==> branch garnet <==
==> flow/design.v (excerpt) <==
module cpu_top(
    input wire clk,
    input wire rst_n,
    input wire [31:0] rData,
    input wire [31:0] inst,
    output wire [31:0] pc,
    output wire [31:0] display,
    output wire [31:0] addr,
    output wire [31:0] wData,
    output wire wen,
    output wire [31:0] rdata_19
);
clock: 12.7 ns
lec_check: 0
abc_area: 0
cap_margin: 35
cell_pad_in_sites_detail_placement: 2
core_aspect_ratio: 0.71
core_margin: 2
core_utilization: 16
cts_cluster_diameter: 147
cts_cluster_size: 85
gpl_routability_driven: 0
hold_slack_margin: 0.09
max_routing_layer: met4
setup_slack_margin: -0.44
slew_margin: 20
run.sh (not shown) runs the stock make flow with config.mk's settings and CLKGATE_MAP_FILE=.
==> branch nickel: changes against branch garnet <==
Settings changed: ABC_AREA 0 to 1, CAP_MARGIN 35 to 20, CELL_PAD_IN_SITES_DETAIL_PLACEMENT 2 to default, CORE_ASPECT_RATIO 0.71 to default, CORE_UTILIZATION 16 to 40, CTS_CLUSTER_DIAMETER 147 to default, CTS_CLUSTER_SIZE 85 to default, GPL_ROUTABILITY_DRIVEN 0 to default, HOLD_SLACK_MARGIN 0.09 to default, MAX_ROUTING_LAYER met4 to default, PLACE_DENSITY from default to 0.38, SETUP_SLACK_MARGIN -0.44 to 1.12.
==> flow/constraint.sdc (replaced) <==
create_clock -name core_clock -period 4.14 [get_ports {clk}]
set_input_delay 0.8280 -clock core_clock [delete_from_list [all_inputs] [get_ports {clk}]]
set_output_delay 0.8280 -clock core_clock [all_outputs]
set_load 0.01 [all_outputs]
==> comparison <==
Branch garnet aborted during 5_1_grt. Branch nickel finished but failed the layout checks on setup timing.
Between branch nickel and branch garnet, the lower synthesized cell count is in branch garnet (gap 42%, measured against branch garnet).
Synthesized area: branch nickel is higher than branch garnet (about 2.7%).
Against branch nickel, the die area of branch garnet is higher by 140%.


==> inputs of trial 28 <==
Starting RTL as in the previous note.
clock: 12.7 ns
lec_check: 0
abc_area: 0
cap_margin: 35
cell_pad_in_sites_detail_placement: 0
core_margin: 2
core_utilization: 49
hold_slack_margin: 0.09
max_routing_layer: met5
place_density_lb_addon: 0.01
setup_slack_margin: -0.96
slew_margin: 20
==> inputs of trial 80, as changes to trial 28 <==
- ABC_AREA: 0 -> unset
- CAP_MARGIN: 35 -> 20
- CELL_PAD_IN_SITES_DETAIL_PLACEMENT: 0 -> unset
- CORE_UTILIZATION: 49 -> 40
- HOLD_SLACK_MARGIN: 0.09 -> unset
- MAX_ROUTING_LAYER: met5 -> unset
- PLACE_DENSITY: unset -> 0.38
- PLACE_DENSITY_LB_ADDON: 0.01 -> unset
- SETUP_SLACK_MARGIN: -0.96 -> unset
==> flow/constraint.sdc (replaced) <==
create_clock -name core_clock -period 4.12 [get_ports {clk}]
set_input_delay 0.8240 -clock core_clock [delete_from_list [all_inputs] [get_ports {clk}]]
set_output_delay 0.8240 -clock core_clock [all_outputs]
set_load 0.01 [all_outputs]
==> inputs of trial 74, as changes to trial 28 <==
- ABC_AREA: 0 -> 1
- CAP_MARGIN: 35 -> 20
- CELL_PAD_IN_SITES_DETAIL_PLACEMENT: 0 -> unset
- CORE_UTILIZATION: 49 -> 51
- HOLD_SLACK_MARGIN: 0.09 -> unset
- MAX_ROUTING_LAYER: met5 -> unset
- PLACE_DENSITY: unset -> 0.38
- PLACE_DENSITY_LB_ADDON: 0.01 -> unset
- SETUP_SLACK_MARGIN: -0.96 -> unset
- TNS_END_PERCENT: unset -> 10
==> flow/constraint.sdc (replaced) <==
create_clock -name core_clock -period 4.61 [get_ports {clk}]
set_input_delay 0.9220 -clock core_clock [delete_from_list [all_inputs] [get_ports {clk}]]
set_output_delay 0.9220 -clock core_clock [all_outputs]
set_load 0.01 [all_outputs]
==> inputs of build 71, as changes to trial 28 <==
- CAP_MARGIN: 35 -> 40
- CELL_PAD_IN_SITES_DETAIL_PLACEMENT: 0 -> unset
- CELL_PAD_IN_SITES_GLOBAL_PLACEMENT: unset -> 2
- CORE_UTILIZATION: 49 -> 40
- CTS_CLUSTER_DIAMETER: unset -> 27
- GPL_ROUTABILITY_DRIVEN: unset -> 0
- HOLD_SLACK_MARGIN: 0.09 -> -0.05
- MAX_ROUTING_LAYER: met5 -> met4
- PLACE_DENSITY_LB_ADDON: 0.01 -> unset
- SETUP_SLACK_MARGIN: -0.96 -> unset
==> flow/constraint.sdc (replaced) <==
create_clock -name core_clock -period 8.5 [get_ports {clk}]
set_input_delay 1.7000 -clock core_clock [delete_from_list [all_inputs] [get_ports {clk}]]
set_output_delay 1.7000 -clock core_clock [all_outputs]
set_load 0.01 [all_outputs]
==> results <==
- Trial 74 finished but failed the layout checks on setup timing. Build 71 completed with no timing, DRC or antenna violations. Trial 28 ran to the end with no violations. Trial 80 produced a layout that fails on setup timing.
- Power, lowest first: trial 28, build 71, trial 74, trial 80.
- Against trial 74, the wire length of trial 80 is higher by 18%.
- Core utilization, lowest first: build 71, trial 28, trial 80, trial 74.
- Sequential power: trial 80 > trial 74 > build 71 > trial 28.
- The lowest critical path depth belongs to trial 28, the highest to trial 74.
- In clock power, trial 74 is at 2.8 times the value of trial 28.
- Sequential share of layout area: trial 28 > trial 74 > build 71 > trial 80.


==> build 14 <==
cpu_top again, from the RTL that the note above started with.
==> flow/design.v (excerpt) <==
module cpu_top(
    input wire clk,
    input wire rst_n,
    input wire [31:0] rData,
    input wire [31:0] inst,
    output wire [31:0] pc,
    output wire [31:0] display,
    output wire [31:0] addr,
    output wire [31:0] wData,
    output wire wen,
    output wire [31:0] rdata_19
);
export LEC_CHECK = 0
export ABC_AREA = 1
export CAP_MARGIN = 35
export CELL_PAD_IN_SITES_DETAIL_PLACEMENT = 0
export CORE_ASPECT_RATIO = 0.92
export CORE_MARGIN = 2
export CORE_UTILIZATION = 72
export CTS_CLUSTER_DIAMETER = 91
export MAX_ROUTING_LAYER = met5
export PLACE_DENSITY_LB_ADDON = 0.06
export SETUP_SLACK_MARGIN = 1.12
export SLEW_MARGIN = 20
create_clock -name core_clock -period 7.89 [get_ports {clk}]
==> build 41 (differences from build 14) <==
CAP_MARGIN = 20   (was 35)
CELL_PAD_IN_SITES_DETAIL_PLACEMENT = default   (was 0)
CORE_ASPECT_RATIO = default   (was 0.92)
CORE_UTILIZATION = 52   (was 72)
CTS_CLUSTER_DIAMETER = default   (was 91)
CTS_CLUSTER_SIZE = 96   (was default)
MAX_ROUTING_LAYER = default   (was met5)
PLACE_DENSITY = 0.38   (was default)
PLACE_DENSITY_LB_ADDON = default   (was 0.06)
SETUP_SLACK_MARGIN = default   (was 1.12)
==> flow/constraint.sdc (replaced) <==
create_clock -name core_clock -period 4.54 [get_ports {clk}]
set_input_delay 0.9080 -clock core_clock [delete_from_list [all_inputs] [get_ports {clk}]]
set_output_delay 0.9080 -clock core_clock [all_outputs]
set_load 0.01 [all_outputs]
==> trial 94 (differences from build 14) <==
ABC_AREA = default   (was 1)
CAP_MARGIN = 20   (was 35)
CELL_PAD_IN_SITES_DETAIL_PLACEMENT = default   (was 0)
CORE_ASPECT_RATIO = default   (was 0.92)
CORE_UTILIZATION = 30   (was 72)
CTS_CLUSTER_DIAMETER = default   (was 91)
MAX_ROUTING_LAYER = default   (was met5)
PLACE_DENSITY = 0.38   (was default)
PLACE_DENSITY_LB_ADDON = default   (was 0.06)
SETUP_SLACK_MARGIN = default   (was 1.12)
==> flow/constraint.sdc (replaced) <==
create_clock -name core_clock -period 7.41 [get_ports {clk}]
set_input_delay 1.4820 -clock core_clock [delete_from_list [all_inputs] [get_ports {clk}]]
set_output_delay 1.4820 -clock core_clock [all_outputs]
set_load 0.01 [all_outputs]
==> reports/metrics.csv <==
metric,value,unit
status,stopped before the end,
failing step,global routing,
First Error,[ERROR GRT-0116] Global routing finished with congestion. Check the congestion regions in the DRC Viewer.,
Yosys cell types,74,
Simple-Gate Area Share,25.82,%
placed instance area,85670,µm²
met1 global-route usage,84.25,%
"top cells, area","dfrtp_1 (44%), nand2_1 (15%), o21ai_0 (9.0%), inv_1 (3.7%), nand3_1 (3.1%)",
Synth Seq Share,43.80,%
Gate Count Post-Synth,11030,
syn avg cell area,7.466,µm²
comb area leader,simple AND/OR/NAND/NOR gates,
CTS buffer count,144,
GP Congestion,1.425,
GRT Total Usage,80.85,%
Synth Net Count,11230,
FP Rows,118,
area fraction in mux cells,0,%
Synth Area in XOR/XNOR,0.5745,%
M3 GR Usage,71.70,%
Clock Path Buffers,3,
fp_density,72.89,%
Source of the figures above: build 14

==> reports/metrics.csv <==
metric,value,unit
status,failed layout checks,
Failed Checks,setup timing,
Gate Count Post-Synth,11030,
Synth Area in XOR/XNOR,0.5745,%
met1 global-route usage,65.88,%
area fraction in mux cells,0,%
CTS buffer count,153,
Yosys cell types,74,
"top cells, area","dfrtp_1 (44%), nand2_1 (15%), o21ai_0 (9.0%), inv_1 (3.7%), nand3_1 (3.1%)",
GRT Total Usage,59.74,%
slack of the critical path,-0.3861,ns
Final Setup Violations,8,
GP Congestion,1.170,
M3 GR Usage,27.41,%
Synth Seq Share,43.80,%
placed instance area,93900,µm²
Simple-Gate Area Share,25.82,%
Source of the figures above: build 41

==> reports/metrics.csv <==
metric,value,unit
status,no timing/DRC/antenna violations,
cell count in the Yosys report,7772,
Non-CTS inverters,103,
CTS buffer count,183,
largest net degree at the start of global routing,148,
Power Density,205.0,nW/µm²
DR iter-0 viols,11920,
area fraction in mux cells,15.59,%
Simple-Gate Area Share,9.718,%
"top cells, area","dfrtp_1 (45%), mux2_2 (14%), a22oi_1 (6.2%), nand2_1 (2.7%), clkbuf_1 (2.7%)",
Yosys cell types,112,
CTS tree,done,
GP Congestion,1.063,
Cell Int Power,13.89,mW
Synth Area in XOR/XNOR,1.038,%
fp_density,30.19,%
comb area leader,AND-OR/OR-AND gates,
Synth Seq Share,44.98,%
met1 global-route usage,48.04,%
GRT Total Usage,39.89,%
Gate Count Post-Synth,7772,
Synth Net Count,7972,
Source of the figures above: trial 94



==> inputs of build 1 <==
Starting RTL as in the previous note.
==> flow/config.mk <==
export PLATFORM = sky130hd
export DESIGN_NAME = cpu_top
export DESIGN_NICKNAME = cpu_top
export VERILOG_FILES = /design/flow/design.v
export SDC_FILE = /design/flow/constraint.sdc
export NUM_CORES = 4
export LEC_CHECK = 0
export CAP_MARGIN = 20
export CORE_MARGIN = 2
export CORE_UTILIZATION = 58
export CTS_CLUSTER_DIAMETER = 377
export SETUP_SLACK_MARGIN = 1.28
export SLEW_MARGIN = 20
==> flow/constraint.sdc <==
create_clock -name core_clock -period 5.08 [get_ports {clk}]
set_input_delay 1.0160 -clock core_clock [delete_from_list [all_inputs] [get_ports {clk}]]
set_output_delay 1.0160 -clock core_clock [all_outputs]
set_load 0.01 [all_outputs]
==> build 3: changes against build 1 <==
Settings changed: CORE_UTILIZATION 58 to 40, CTS_CLUSTER_DIAMETER 377 to default, PLACE_DENSITY from default to 0.38, SETUP_SLACK_MARGIN 1.28 to default.
==> flow/constraint.sdc (replaced) <==
create_clock -name core_clock -period 5.83 [get_ports {clk}]
set_input_delay 1.1660 -clock core_clock [delete_from_list [all_inputs] [get_ports {clk}]]
set_output_delay 1.1660 -clock core_clock [all_outputs]
set_load 0.01 [all_outputs]
==> build 31: changes against build 1 <==
Settings changed: CORE_UTILIZATION 58 to 61, CTS_CLUSTER_DIAMETER 377 to default, MAX_ROUTING_LAYER from default to met4, SETUP_SLACK_MARGIN 1.28 to 1.58.
==> flow/constraint.sdc (replaced) <==
create_clock -name core_clock -period 6.28 [get_ports {clk}]
set_input_delay 1.2560 -clock core_clock [delete_from_list [all_inputs] [get_ports {clk}]]
set_output_delay 1.2560 -clock core_clock [all_outputs]
set_load 0.01 [all_outputs]
==> run_results.csv <==
group,metric,value,unit
status,haltStage,"global routing",
die,fp.dieH,376,um
status,tool.error,"[ERROR GRT-0116] Global routing finished with congestion. Check the congestion regions in the DRC Viewer.",
global_routing,use_met2,91.2,%
placement,dp_hpwl,320,mm
global_routing,grt_usage,76.9,%
status,outcome,"stopped before the end",
global_routing,use_met1,77.4,%
global_routing,grt_remaining_overflow,5,
placement,dp_cells,9768,
die,fp.dieW,376,um
die,row_count,136,
die,chipArea,0.141,mm^2
That was build 1.
==> run_results.csv <==
group,metric,value,unit
die,fp.dieH,367,um
global_routing,use_met1,84.5,%
status,outcome,"stopped before the end",
die,fp.dieW,367,um
yosys,ys_top_logic_family,"AND-OR/OR-AND gates",
die,row_count,133,
global_routing,grt_usage,84.5,%
status,tool.error,"[ERROR GRT-0116] Global routing finished with congestion. Check the congestion regions in the DRC Viewer.",
cts,cts.path.max_buffers,3,
placement,placed_cell_area,0.0865,mm^2
yosys,ys_top_cells_by_count,"dfrtp_1, mux2_2, a22oi_1",
global_routing,use_met2,94.2,%
die,fp-utilization,61.2,%
status,haltStage,"global routing",
placement,dp_hpwl,298,mm
die,chipArea,0.134,mm^2
global_routing,grt_remaining_overflow,500,
yosys,ys_cells,7772,
That was build 31.
==> run_results.csv <==
group,metric,value,unit
die,fp.dieH,452,um
final_timing,setup_slack,-0.156,ns
status,violations,"setup timing",
cts,tritoncts,"built",
die,fp.dieW,452,um
global_routing,grt_remaining_overflow,0,
global_routing,use_met1,59.6,%
final_timing,setup_viol,3,
cts,cts_setup_buffers,0,
status,outcome,"complete, but fails checks",
That was build 3.


==> 05-13 <==
Starting RTL as in the previous note.
clock: 11.2 ns
lec_check: 0
abc_area: 1
cap_margin: 25
cell_pad_in_sites_global_placement: 1
core_aspect_ratio: 1.51
core_margin: 2
core_utilization: 59
gpl_timing_driven: 1
place_density_lb_addon: 0.09
slew_margin: 10
==> 11-08: changes against 05-13 <==
- ABC_AREA: 1 -> not set
- CAP_MARGIN: 25 -> 20
- CELL_PAD_IN_SITES_GLOBAL_PLACEMENT: 1 -> not set
- CORE_ASPECT_RATIO: 1.51 -> not set
- CORE_UTILIZATION: 59 -> 10
- GPL_TIMING_DRIVEN: 1 -> not set
- PLACE_DENSITY: not set -> 0.38
- PLACE_DENSITY_LB_ADDON: 0.09 -> not set
- SLEW_MARGIN: 10 -> 20
==> flow/constraint.sdc (replaced) <==
create_clock -name core_clock -period 8.51 [get_ports {clk}]
set_input_delay 1.7020 -clock core_clock [delete_from_list [all_inputs] [get_ports {clk}]]
set_output_delay 1.7020 -clock core_clock [all_outputs]
set_load 0.01 [all_outputs]
==> 09-06: changes against 05-13 <==
- CAP_MARGIN: 25 -> 20
- CELL_PAD_IN_SITES_GLOBAL_PLACEMENT: 1 -> not set
- CORE_ASPECT_RATIO: 1.51 -> not set
- CORE_UTILIZATION: 59 -> 52
- GPL_TIMING_DRIVEN: 1 -> not set
- PLACE_DENSITY_LB_ADDON: 0.09 -> not set
- SETUP_SLACK_MARGIN: not set -> -0.55
- SLEW_MARGIN: 10 -> 20
==> flow/constraint.sdc (replaced) <==
create_clock -name core_clock -period 5.8 [get_ports {clk}]
set_input_delay 1.1600 -clock core_clock [delete_from_list [all_inputs] [get_ports {clk}]]
set_output_delay 1.1600 -clock core_clock [all_outputs]
set_load 0.01 [all_outputs]
==> qor summary <==
	11-08	09-06	05-13
Outcome	no timing/DRC/antenna violations	failed layout checks	stopped before the end
Last stage reached	-	-	global routing (5_1_grt)
Violated checks	-	negative setup slack	-
Number of fill cells in the layout	90400	14300	-
Met2 WL post-DR	231 mm	192 mm	-
Area fraction in full adders, half adders and majority gates	2.10%	2.05%	2.05%
Pwr Total	16.5 mW	23.6 mW	-
Worst flop-to-flop path endpoint	U_Reg_ID_EX.npc_op_EX$_DFF_PN0_	U_Reg_ID_EX.npc_op_EX$_DFF_PN0_	-
Post-placement cell count	18100	13000	12600
Clock tree buffer count of the final layout	242	217	-
Depth of the critical timing path with buffers and inverters included	17	17	-
Top power group	the clock network	the clock network	-
Yosys Chip Area	80200 um^2	82300 um^2	82300 um^2
Fraction of the core area covered by cells at the end of the flow	12.8%	59.2%	-
Placed instance area	96400 um^2	87900 um^2	86000 um^2
Number of buffers on the longest clock path	4	3	3
Hold Crit Class	reg -> reg	in -> async	-
TritonCTS clock tree	done	done	-
Simple-gate portion of the synthesized area	9.72%	25.8%	25.8%
Max-slew headroom	9.52%	5.97%	-
Chip area	809000 um^2	162000 um^2	143000 um^2
Wire length per cell	29.4 um	37.1 um	-
Power figures rest on the tool's default switching activity, not on a simulated workload.
